==> v4 <==
==> flow/design.v (excerpt) <==
module unsigned_nonrestoring #(
    parameter int WIDTH = 32
) (
    input logic go,
    input logic[WIDTH-1:0] divisor,
    input logic[WIDTH-1:0] dividend,
    input logic clk, rst,
    output logic done,
    output logic[WIDTH-1:0] quotient,
    output logic[WIDTH-1:0] remainder,
    output logic divide_by_zero
);
Settings: LEC_CHECK=0, CAP_MARGIN=20, CORE_MARGIN=2, CORE_UTILIZATION=72, CTS_CLUSTER_SIZE=72, MIN_ROUTING_LAYER=met1, PLACE_DENSITY=0.8, SETUP_SLACK_MARGIN=-0.17, SLEW_MARGIN=20, TNS_END_PERCENT=70; clock period 5.13 ns.
run.sh (not shown) runs the stock make flow with config.mk's settings and CLKGATE_MAP_FILE=.
==> inputs of v33, as changes to v4 <==
CORE_UTILIZATION = 40   (was 72)
CTS_CLUSTER_SIZE = default   (was 72)
MIN_ROUTING_LAYER = default   (was met1)
PLACE_DENSITY = default   (was 0.8)
SETUP_SLACK_MARGIN = default   (was -0.17)
TNS_END_PERCENT = default   (was 70)
==> flow/constraint.sdc (replaced) <==
create_clock -name core_clock -period 5.67 [get_ports {clk}]
set_input_delay 1.1340 -clock core_clock [delete_from_list [all_inputs] [get_ports {clk}]]
set_output_delay 1.1340 -clock core_clock [all_outputs]
set_load 0.01 [all_outputs]
==> inputs of v24, as changes to v4 <==
CAP_MARGIN = 0   (was 20)
CELL_PAD_IN_SITES_DETAIL_PLACEMENT = 2   (was default)
CORE_ASPECT_RATIO = 0.57   (was default)
CORE_MARGIN = 7   (was 2)
CORE_UTILIZATION = 43   (was 72)
GPL_ROUTABILITY_DRIVEN = 1   (was default)
MAX_ROUTING_LAYER = met5   (was default)
PLACE_DENSITY = default   (was 0.8)
PLACE_DENSITY_LB_ADDON = 0.05   (was default)
SETUP_SLACK_MARGIN = default   (was -0.17)
SLEW_MARGIN = 40   (was 20)
==> flow/constraint.sdc (replaced) <==
create_clock -name core_clock -period 4.04 [get_ports {clk}]
set_input_delay 0.8080 -clock core_clock [delete_from_list [all_inputs] [get_ports {clk}]]
set_output_delay 0.8080 -clock core_clock [all_outputs]
set_load 0.01 [all_outputs]
==> highlights.md <==
- **Floorplan Core Area** 28,100 µm²
- **terminating stage of the flow** detailed placement (3_5_place_dp)
- **Chip Area** 34,000 µm²
- **status** aborted with a tool error
- **standard-cell rows** 46
- **synthesized instance count** 1,277
- **die height** 142 µm
- **Error** [ERROR DPL-0033] detailed placement checks failed during check placement.
- **starting utilization of the core area** 44.2%
- **chip width** 239 µm
- **fraction of post-synthesis cell area in the top cell type by area** 40.9%
- **dominant kind of combinational cell** AND-OR/OR-AND gates
- **commonest cells in the synthesized netlist** sky130_fd_sc_hd__dfrtp_1 (203), sky130_fd_sc_hd__nand2_1 (179), sky130_fd_sc_hd__o21ai_0 (113), sky130_fd_sc_hd__mux2_2 (93), sky130_fd_sc_hd__ha_1 (71)
Source of the figures above: v24

==> highlights.md <==
- **chip width** 180 µm
- **share of synthesized area spent on multiplexers** 13.0%
- **standard-cell rows** 64
- **status** no timing/DRC/antenna violations
- **fraction of post-synthesis cell area in the top cell type by area** 40.9%
- **die height** 180 µm
- **synthesized instance count** 1,277
- **commonest cells in the synthesized netlist** sky130_fd_sc_hd__dfrtp_1 (203), sky130_fd_sc_hd__nand2_1 (179), sky130_fd_sc_hd__o21ai_0 (113), sky130_fd_sc_hd__mux2_2 (93), sky130_fd_sc_hd__ha_1 (71)
- **Comb gate area** 7010 µm²
- **Floorplan Core Area** 30,600 µm²
- **Chip Area** 32,500 µm²
Source of the figures above: v33

==> highlights.md <==
- **die height** 135 µm
- **fraction of post-synthesis cell area in the top cell type by area** 40.9%
- **standard-cell rows** 48
- **synthesized instance count** 1,277
- **Error** [ERROR GRT-0232] Routing congestion too high. Check the congestion heatmap in the GUI.
- **Chip Area** 18,300 µm²
- **Floorplan Core Area** 17,100 µm²
- **status** aborted with a tool error
- **terminating stage of the flow** global routing (5_1_grt)
- **starting utilization of the core area** 72.8%
Source of the figures above: v4

